==> run a: inputs <==
==> flow/design.v <==
`timescale 1ns / 1ps
module apb_master(
    input pclk, presetn, pready, pslverr, 
    input [31:0] prdata,wdata,addr,
    input start,write,
    input [3:0] strb,
    input [2:0] prot,
    output reg psel,penable,pwrite,
    output reg [31:0] paddr,pwdata,
    output reg [3:0] pstrb,
    output reg [2:0] pprot,
    output reg done,error,
    output reg [31:0] rdata
    );
    parameter idle=2'b00,
              setup=2'b01,
              access=2'b10;
    reg [1:0] state, next;  
    always @(posedge pclk, negedge presetn) 
    begin
        if(!presetn) state<=idle;
        else state<=next;
    end 
    always @(*) begin
        case(state)
        idle: next = start?setup:idle;
        setup: next = access;
        access: next=pready?idle:access;
        default: next=idle;
    endcase    
    end 
    always @(posedge pclk,negedge presetn)
    begin
        if(!presetn) begin
        psel<=0;
        penable<=0;
        done<=0;
        error<=0;
        paddr <= 0;
        pwrite <= 0;
        pwdata <= 0;
        pstrb <= 0;
        pprot <= 0;
        rdata <= 0;
        end else begin
        case(state)
        idle: begin
            done<=0;
            error<=0;
            psel<=0;
            penable<=0;
        end
        setup: begin
            psel<=1;
            penable<=0;
            paddr<=addr;
            pwrite<=write;
            pwdata<=wdata;
            pstrb<=strb;
            pprot<=prot;
        end
        access: begin
            penable<=1;
            if(pready) begin
                done<=1;
                error<=pslverr;
                if(!write) rdata<=prdata;
            end
        end
    endcase
    end
    end      
endmodule
`timescale 1ns / 1ps
module apb_slave #(
    parameter base_addr = 32'h0000_0000
)(
    input         pclk,
    input         presetn,
    input         psel,
    input         penable,
    input         pwrite,
    input  [31:0] paddr,
    input  [31:0] pwdata,
    input  [3:0]  pstrb,
    input  [2:0]  pprot,
    output reg [31:0] prdata,
    output reg        pready,
    output reg        pslverr
);
    reg [31:0] regfile [0:3];
    wire [1:0] reg_sel    = paddr[3:2];
    wire       addr_valid = (paddr[31:4] == base_addr[31:4]);
    always @(posedge pclk or negedge presetn) begin
        if (!presetn) begin
            pready <= 0;
        end else begin
            pready <= (psel && penable);  
        end
    end
    always @(posedge pclk or negedge presetn) begin
        if (!presetn) begin
            pslverr <= 0;
        end else if (psel && penable) begin
            pslverr <= ~addr_valid;
        end else begin
            pslverr <= 0;
        end
    end
    always @(posedge pclk or negedge presetn) begin
        if (!presetn) begin
            regfile[0] <= 0;
            regfile[1] <= 0;
            regfile[2] <= 0;
            regfile[3] <= 0;
        end else if (psel && penable && pwrite && addr_valid) begin
            if (pstrb[0]) regfile[reg_sel][7:0]   <= pwdata[7:0];
            if (pstrb[1]) regfile[reg_sel][15:8]  <= pwdata[15:8];
            if (pstrb[2]) regfile[reg_sel][23:16] <= pwdata[23:16];
            if (pstrb[3]) regfile[reg_sel][31:24] <= pwdata[31:24];
        end
    end
    always @(posedge pclk or negedge presetn) begin
        if (!presetn) begin
            prdata <= 0;
        end else if (psel && penable && !pwrite && addr_valid) begin
            prdata <= regfile[reg_sel];
        end
    end
endmodule
`timescale 1ns / 1ps
module apb_top(
    input        pclk,
    input        presetn,
    input        start,
    input        write,
    input [31:0] addr,
    input [31:0] wdata,
    input [3:0]  strb,
    input [2:0]  prot,
    output [31:0] rdata,
    output        done,
    output        error
);
    wire        psel;
    wire        penable;
    wire        pwrite;
    wire [31:0] paddr;
    wire [31:0] pwdata;
    wire [3:0]  pstrb;
    wire [2:0]  pprot;
    wire [31:0] prdata_int;
    wire        pready_int;
    wire        pslverr_int;
    wire psel0 = psel && (paddr[31:12] == 20'h00000);   
    wire psel1 = psel && (paddr[31:12] == 20'h0001);   
    wire [31:0] prdata0;
    wire        pready0;
    wire        pslverr0;
    wire [31:0] prdata1;
    wire        pready1;
    wire        pslverr1;
    assign prdata_int = psel0 ? prdata0
                      : psel1 ? prdata1
                      : 32'h0000_0000;
    assign pready_int = psel0 ? pready0
                      : psel1 ? pready1
                      : penable;
    assign pslverr_int= psel0 ? pslverr0
                      : psel1 ? pslverr1
                      : 1'b1;
    apb_master master (
        .pclk    (pclk),
        .presetn (presetn),
        .start   (start),
        .write   (write),
        .addr    (addr),
        .wdata   (wdata),
        .strb    (strb),
        .prot    (prot),
        .psel    (psel),
        .penable (penable),
        .pwrite  (pwrite),
        .paddr   (paddr),
        .pwdata  (pwdata),
        .pstrb   (pstrb),
        .pprot   (pprot),
        .done    (done),
        .error   (error),
        .rdata   (rdata),
        .prdata  (prdata_int),
        .pready  (pready_int),
        .pslverr (pslverr_int)
    );
    apb_slave #(.base_addr(32'h0000_0000)) slave0 (
        .pclk    (pclk),
        .presetn (presetn),
        .psel    (psel0),
        .penable (penable),
        .pwrite  (pwrite),
        .paddr   (paddr),
        .pwdata  (pwdata),
        .pstrb   (pstrb),
        .pprot   (pprot),
        .prdata  (prdata0),
        .pready  (pready0),
        .pslverr (pslverr0)
    );
    apb_slave #(.base_addr(32'h0000_1000)) slave1 (
        .pclk    (pclk),
        .presetn (presetn),
        .psel    (psel1),
        .penable (penable),
        .pwrite  (pwrite),
        .paddr   (paddr),
        .pwdata  (pwdata),
        .pstrb   (pstrb),
        .pprot   (pprot),
        .prdata  (prdata1),
        .pready  (pready1),
        .pslverr (pslverr1)
    );
endmodule
==> flow/run.sh <==
#!/bin/bash
# the make line also repeats each setting of config.mk as NAME=value (left out here)
make -C /OpenROAD-flow-scripts/flow DESIGN_CONFIG=/design/flow/config.mk WORK_HOME=/design/flow/orfs CLKGATE_MAP_FILE= finish
==> flow/config.mk <==
export PLATFORM = sky130hd
export DESIGN_NAME = apb_top
export DESIGN_NICKNAME = apb_top
export VERILOG_FILES = /design/flow/design.v
export SDC_FILE = /design/flow/constraint.sdc
export NUM_CORES = 4
export LEC_CHECK = 0
export ABC_AREA = 1
export CAP_MARGIN = 0
export CELL_PAD_IN_SITES_DETAIL_PLACEMENT = 1
export CORE_ASPECT_RATIO = 1.01
export CORE_MARGIN = 4
export CORE_UTILIZATION = 16
export CTS_CLUSTER_DIAMETER = 173
export CTS_CLUSTER_SIZE = 12
export GPL_ROUTABILITY_DRIVEN = 1
export HOLD_SLACK_MARGIN = 0.29
export MAX_ROUTING_LAYER = met4
export MIN_ROUTING_LAYER = met1
export PLACE_DENSITY_LB_ADDON = 0.29
export SETUP_SLACK_MARGIN = 0.43
export SLEW_MARGIN = 30
export TNS_END_PERCENT = 15
==> flow/constraint.sdc <==
create_clock -name core_clock -period 5.04 [get_ports {pclk}]
set_input_delay 1.0080 -clock core_clock [delete_from_list [all_inputs] [get_ports {pclk}]]
set_output_delay 1.0080 -clock core_clock [all_outputs]
set_load 0.01 [all_outputs]
==> run b (differences from run a) <==
==> flow/config.mk (replaced) <==
export PLATFORM = sky130hd
export DESIGN_NAME = apb_top
export DESIGN_NICKNAME = apb_top
export VERILOG_FILES = /design/flow/design.v
export SDC_FILE = /design/flow/constraint.sdc
export NUM_CORES = 4
export LEC_CHECK = 0
export ABC_AREA = 0
export CAP_MARGIN = 30
export CORE_ASPECT_RATIO = 1.03
export CORE_MARGIN = 2
export CORE_UTILIZATION = 61
export CTS_CLUSTER_DIAMETER = 356
export GPL_ROUTABILITY_DRIVEN = 1
export PLACE_DENSITY_LB_ADDON = 0.14
export SETUP_SLACK_MARGIN = 0.11
export SLEW_MARGIN = 30
==> flow/constraint.sdc (replaced) <==
create_clock -name core_clock -period 2.77 [get_ports {pclk}]
set_input_delay 0.5540 -clock core_clock [delete_from_list [all_inputs] [get_ports {pclk}]]
set_output_delay 0.5540 -clock core_clock [all_outputs]
set_load 0.01 [all_outputs]
==> run c (differences from run a) <==
==> flow/config.mk (replaced) <==
export PLATFORM = sky130hd
export DESIGN_NAME = apb_top
export DESIGN_NICKNAME = apb_top
export VERILOG_FILES = /design/flow/design.v
export SDC_FILE = /design/flow/constraint.sdc
export NUM_CORES = 4
export LEC_CHECK = 0
export ABC_AREA = 1
export CAP_MARGIN = 30
export CORE_ASPECT_RATIO = 0.5
export CORE_MARGIN = 2
export CORE_UTILIZATION = 16
export CTS_CLUSTER_DIAMETER = 220
export CTS_CLUSTER_SIZE = 13
export GPL_ROUTABILITY_DRIVEN = 1
export PLACE_DENSITY_LB_ADDON = 0.08
export SETUP_SLACK_MARGIN = 0.61
export SLEW_MARGIN = 20
==> flow/constraint.sdc (replaced) <==
create_clock -name core_clock -period 2.38 [get_ports {pclk}]
set_input_delay 0.4760 -clock core_clock [delete_from_list [all_inputs] [get_ports {pclk}]]
set_output_delay 0.4760 -clock core_clock [all_outputs]
set_load 0.01 [all_outputs]
==> summary of the runs <==
Of run c and run b, run b has the higher clock-buffer cell count (gap 25). Clock power: run a < run b < run c. Clock skew: run b < run c < run a. The highest combinational power belongs to run c, the lowest to run a. Fmax: run a < run b < run c. Between run c and run a, the lower final cell count is in run a (gap 3.3%, measured against run a). Between run b and run c, the lower cell area is in run b (gap about 6%, measured against run c). Sequential power: run c is higher than run a (110%).

---

==> trial 91: inputs <==
RTL: the design.v shown in full above, as it stands there.
==> flow/config.mk <==
export PLATFORM = sky130hd
export DESIGN_NAME = apb_top
export DESIGN_NICKNAME = apb_top
export VERILOG_FILES = /design/flow/design.v
export SDC_FILE = /design/flow/constraint.sdc
export NUM_CORES = 4
export LEC_CHECK = 0
export ABC_AREA = 1
export CAP_MARGIN = 30
export CORE_ASPECT_RATIO = 1.03
export CORE_MARGIN = 2
export CORE_UTILIZATION = 16
export CTS_CLUSTER_DIAMETER = 220
export CTS_CLUSTER_SIZE = 15
export GPL_ROUTABILITY_DRIVEN = 1
export PLACE_DENSITY_LB_ADDON = 0.14
export SETUP_SLACK_MARGIN = 0.11
export SLEW_MARGIN = 30
==> flow/constraint.sdc <==
create_clock -name core_clock -period 2.38 [get_ports {pclk}]
set_input_delay 0.4760 -clock core_clock [delete_from_list [all_inputs] [get_ports {pclk}]]
set_output_delay 0.4760 -clock core_clock [all_outputs]
set_load 0.01 [all_outputs]
run.sh (not shown) runs the stock make flow with config.mk's settings and CLKGATE_MAP_FILE=.
==> trial 65: changes against trial 91 <==
CAP_MARGIN = 20   (was 30)
CORE_ASPECT_RATIO = unset   (was 1.03)
CORE_UTILIZATION = 72   (was 16)
CTS_CLUSTER_DIAMETER = 400   (was 220)
GPL_ROUTABILITY_DRIVEN = unset   (was 1)
HOLD_SLACK_MARGIN = 0.29   (was unset)
PLACE_DENSITY_LB_ADDON = unset   (was 0.14)
SETUP_SLACK_MARGIN = unset   (was 0.11)
SLEW_MARGIN = 20   (was 30)
TNS_END_PERCENT = 10   (was unset)
==> flow/constraint.sdc (replaced) <==
create_clock -name core_clock -period 1.67 [get_ports {pclk}]
set_input_delay 0.3340 -clock core_clock [delete_from_list [all_inputs] [get_ports {pclk}]]
set_output_delay 0.3340 -clock core_clock [all_outputs]
set_load 0.01 [all_outputs]
==> flow_summary.yaml <==
# physical design summary
cells_and_area:
  logic_gate_count: 1358
  final_cells: 3540
timing:
  fin_ws_ns: 0.2030
run_status:
  status: "finished clean"
critical_path:
  critPathBufInv: 5
  timing.rr.end: "slave1.regfile[3][21]$_DFFE_PN0P_"
die:
  die_area_mm2: 0.1149
job:
  openroad.warnings: 33
placement:
  place_inst: 3477
# the run above: trial 91

==> flow_summary.yaml <==
# physical design summary
critical_path:
  timing.rr.end: "slave1.prdata[11]$_DFFE_PN0P_"
  critPathBufInv: 2
  cp_num_cells: 12
  r2r_slack_ns: -0.60
run_status:
  so.violations: "negative setup slack"
  status: "complete, but fails checks"
die:
  die_area_mm2: 0.02621
job:
  openroad.warnings: 36
cells_and_area:
  final_cells: 2460
  ff_count: 430
  logic_gate_count: 1360
global_route:
  use_met2: 0.6306
pwr:
  powerSeq_uw: 12300
yosys:
  yosys.stat.seqShare: 0.5995
placement:
  place_inst: 2392
timing:
  fin_ws_ns: -0.5952
  setup_viol: 356
# the run above: trial 65

Power is estimated from default activity; no workload was simulated.
